==> inputs of try-zinc <==
==> flow/design.v <==
module joinC #(parameter N = 5)(
	input [N - 1 : 0] valid_in,
	output reg  [N - 1 : 0] ready_in,
	output valid_out,
	input ready_out
);
	assign valid_out = &valid_in; 
	reg[N - 1 : 0] singleValid;
	integer i, j;
	always @(*)begin
		for(i = 0; i < N; i = i + 1)begin
			singleValid[i] = 1;
			for(j = 0; j < N; j = j + 1)
				if(i != j)
					singleValid[i] = singleValid[i] & valid_in[j];
		end
		for(i = 0; i < N; i = i + 1)begin
			ready_in[i] = singleValid[i] & ready_out;
		end
	end
endmodule
module OEHB #(parameter INPUTS = 1,
		parameter OUTPUTS = 1,
		parameter DATA_IN_SIZE = 32,
		parameter DATA_OUT_SIZE = 32)
	(
		input clk,
		input rst,
		input [INPUTS * (DATA_IN_SIZE)- 1 : 0]data_in_bus,
		input [INPUTS - 1 : 0]valid_in_bus,
		output [INPUTS - 1 : 0] ready_in_bus,
		output [OUTPUTS * (DATA_OUT_SIZE) - 1 : 0]data_out_bus,
		output reg [OUTPUTS - 1 : 0]valid_out_bus,
		input 	[OUTPUTS - 1 : 0] ready_out_bus
);
	wire reg_en;
	reg [DATA_IN_SIZE - 1 : 0] data_reg;
	always@(posedge clk, posedge rst)
		if(rst)
			valid_out_bus[0] <= 0;
		else
			valid_out_bus[0] <= valid_in_bus[0] | ~ready_in_bus[0];
	always@(posedge clk, posedge rst)
		if(rst)
			data_reg <= 0;
		else if(reg_en)
			data_reg <= data_in_bus[0 * DATA_IN_SIZE +: DATA_IN_SIZE];
	assign data_out_bus[0 * DATA_OUT_SIZE +: DATA_OUT_SIZE] = data_reg;
	assign ready_in_bus[0] = ~valid_out_bus[0] | ready_out_bus[0];
	assign reg_en = ready_in_bus[0] & valid_in_bus[0];
endmodule
module delay_buffer #(parameter SIZE = 32) (
	input clk, rst,
	input valid_in, ready_in,
	output valid_out
);
	reg [SIZE - 1 : 0] shift_reg;
	always @(posedge clk)begin
		if(ready_in | rst)
			shift_reg[0] <= valid_in;
	end
	always @(posedge clk)begin
		if(rst)
			shift_reg[SIZE - 1 : 1] <= 0;
		else if(ready_in)
			shift_reg[SIZE - 1 : 1] <= shift_reg[SIZE - 2 : 0];
	end
	assign valid_out = shift_reg[SIZE - 1];
endmodule
module mul_4_stage (
	input clk, ce,
	input[31 : 0] a,
	input [31 : 0] b,
	output [31 : 0] p
);
	reg [31 : 0] a_reg, b_reg, q0, q1, q2;
	wire [63 : 0] mul_wire;
	assign mul_wire = a_reg * b_reg;
	wire [31 : 0] mul;
	assign mul = mul_wire[31 : 0];
	always @(posedge clk)
		if(ce)begin
			a_reg <= a;
			b_reg <= b;
			q0 <= mul;
			q1 <= q0;
			q2 <= q1;
		end
	assign p = q2;
endmodule
module mul_op #(parameter INPUTS = 2,
		parameter OUTPUTS = 1,
		parameter DATA_IN_SIZE = 32,
		parameter DATA_OUT_SIZE = 32)
		(
		input clk,
		input rst,
		input [INPUTS * (DATA_IN_SIZE)- 1 : 0]data_in_bus,
		input [INPUTS - 1 : 0]valid_in_bus,
		output [INPUTS - 1 : 0] ready_in_bus,
		output [OUTPUTS * (DATA_OUT_SIZE) - 1 : 0]data_out_bus,
		output [OUTPUTS - 1 : 0]valid_out_bus,
		input 	[OUTPUTS - 1 : 0] ready_out_bus
);
	localparam LATENCY = 4;
	wire [2 * DATA_OUT_SIZE - 1 : 0] temp_result;
	wire join_valid;
	wire buff_valid, oehb_valid, oehb_ready;
	wire oehb_dataOut, oehb_datain;
	joinC #(.N(INPUTS)) add_fork(.valid_in(valid_in_bus), .ready_in(ready_in_bus), .valid_out(join_valid), .ready_out(oehb_ready));
	mul_4_stage multiply_unit (.clk(clk), .ce(oehb_ready), .a(data_in_bus[0 * DATA_IN_SIZE +: DATA_IN_SIZE]), .b(data_in_bus[1 * DATA_IN_SIZE +: DATA_IN_SIZE]), .p(data_out_bus[0 * DATA_OUT_SIZE +: DATA_OUT_SIZE]));
	delay_buffer #(.SIZE(LATENCY - 1))delay_buff(.clk(clk), .rst(rst), .valid_in(join_valid), .ready_in(oehb_ready), .valid_out(buff_valid));
	OEHB #(.INPUTS(1), .OUTPUTS(1), .DATA_IN_SIZE(1), .DATA_OUT_SIZE(1)) oehb_buffer (.clk(clk), .rst(rst),
										 .data_in_bus(1'b0), .valid_in_bus(buff_valid), .ready_in_bus(oehb_ready),
										 .data_out_bus(oehb_dataOut), .valid_out_bus(valid_out_bus[0]), .ready_out_bus(ready_out_bus[0]));
endmodule
==> flow/run.sh <==
#!/bin/bash
# the make line also repeats each setting of config.mk as NAME=value (left out here)
make -C /OpenROAD-flow-scripts/flow DESIGN_CONFIG=/design/flow/config.mk WORK_HOME=/design/flow/orfs CLKGATE_MAP_FILE= finish
==> flow/config.mk <==
export PLATFORM = sky130hd
export DESIGN_NAME = mul_op
export DESIGN_NICKNAME = mul_op
export VERILOG_FILES = /design/flow/design.v
export SDC_FILE = /design/flow/constraint.sdc
export NUM_CORES = 4
export LEC_CHECK = 0
export CAP_MARGIN = 20
export CORE_MARGIN = 2
export CORE_UTILIZATION = 72
export CTS_CLUSTER_SIZE = 58
export PLACE_DENSITY_LB_ADDON = 0.26
export SETUP_SLACK_MARGIN = -0.44
export SLEW_MARGIN = 20
==> flow/constraint.sdc <==
create_clock -name core_clock -period 6.06 [get_ports {clk}]
set_input_delay 1.2120 -clock core_clock [delete_from_list [all_inputs] [get_ports {clk}]]
set_output_delay 1.2120 -clock core_clock [all_outputs]
set_load 0.01 [all_outputs]
==> try-umber: changes against try-zinc <==
--- a/flow/config.mk
+++ b/flow/config.mk
@@ -8,7 +8,4 @@
 export CAP_MARGIN = 20
 export CORE_MARGIN = 2
-export CORE_UTILIZATION = 72
-export CTS_CLUSTER_SIZE = 58
-export PLACE_DENSITY_LB_ADDON = 0.26
-export SETUP_SLACK_MARGIN = -0.44
+export CORE_UTILIZATION = 40
 export SLEW_MARGIN = 20
==> flow/constraint.sdc (replaced) <==
create_clock -name core_clock -period 7.52 [get_ports {clk}]
set_input_delay 1.5040 -clock core_clock [delete_from_list [all_inputs] [get_ports {clk}]]
set_output_delay 1.5040 -clock core_clock [all_outputs]
set_load 0.01 [all_outputs]
==> try-willow: changes against try-zinc <==
--- a/flow/config.mk
+++ b/flow/config.mk
@@ -9,6 +9,4 @@
 export CORE_MARGIN = 2
 export CORE_UTILIZATION = 72
-export CTS_CLUSTER_SIZE = 58
-export PLACE_DENSITY_LB_ADDON = 0.26
-export SETUP_SLACK_MARGIN = -0.44
-export SLEW_MARGIN = 20
+export PLACE_DENSITY_LB_ADDON = 0.25
+export SLEW_MARGIN = 40
==> flow/constraint.sdc (replaced) <==
create_clock -name core_clock -period 6.53 [get_ports {clk}]
set_input_delay 1.3060 -clock core_clock [delete_from_list [all_inputs] [get_ports {clk}]]
set_output_delay 1.3060 -clock core_clock [all_outputs]
set_load 0.01 [all_outputs]
==> try-quartz: changes against try-zinc <==
--- a/flow/config.mk
+++ b/flow/config.mk
@@ -6,9 +6,10 @@
 export NUM_CORES = 4
 export LEC_CHECK = 0
+export ABC_AREA = 1
 export CAP_MARGIN = 20
 export CORE_MARGIN = 2
 export CORE_UTILIZATION = 72
-export CTS_CLUSTER_SIZE = 58
-export PLACE_DENSITY_LB_ADDON = 0.26
-export SETUP_SLACK_MARGIN = -0.44
+export CTS_CLUSTER_DIAMETER = 227
+export CTS_CLUSTER_SIZE = 10
+export SETUP_SLACK_MARGIN = 0.65
 export SLEW_MARGIN = 20
==> flow/constraint.sdc (replaced) <==
create_clock -name core_clock -period 3.52 [get_ports {clk}]
set_input_delay 0.7040 -clock core_clock [delete_from_list [all_inputs] [get_ports {clk}]]
set_output_delay 0.7040 -clock core_clock [all_outputs]
set_load 0.01 [all_outputs]
==> impl_metrics.csv <==
group,metric,value,unit
final_timing,setup_viol,20,
final_timing,post-route-period-util,1.20,
outcome,failed_checks,"negative setup slack",
outcome,outcome,"failed layout checks",
final_timing,setup_slack,-1.20,ns
final_timing,rsz0062_at_grt,"true",
setup_path,reg2reg_to,"multiply_unit.q0[31]",
-- figures above: try-zinc

==> impl_metrics.csv <==
group,metric,value,unit
outcome,outcome,"failed layout checks",
outcome,failed_checks,"negative setup slack",
setup_path,r2r_start,"multiply_unit.a_reg[9]",
global_route,grt.met1_usage,0.516,
clocking,clkSinkCount,164,
final_timing,rsz0062_at_grt,"true",
detailed_routing,wl_met1,24700,um
final_timing,setup_slack,-3.99,ns
final_timing,hold_slack,0.384,ns
final_timing,setup_viol,28,
-- figures above: try-quartz

==> impl_metrics.csv <==
group,metric,value,unit
setup_path,reg2reg_to,"multiply_unit.q0[31]",
outcome,failed_checks,"negative setup slack",
outcome,outcome,"failed layout checks",
final_timing,setup_viol,17,
final_timing,setup_slack,-0.574,ns
-- figures above: try-willow

==> impl_metrics.csv <==
group,metric,value,unit
outcome,outcome,"finished clean",
detailed_routing,post_drt_wl_per_cell,17.9,um
final_timing,post-route-period-util,0.950,
final_timing,rsz0062_at_grt,"false",
clocking,ctsRootBufferMaster,"clkbuf_16",
layout,ff_count,164,
final_timing,setup_slack,0.373,ns
setup_path,reg2reg_to,"multiply_unit.q0[25]",
-- figures above: try-umber

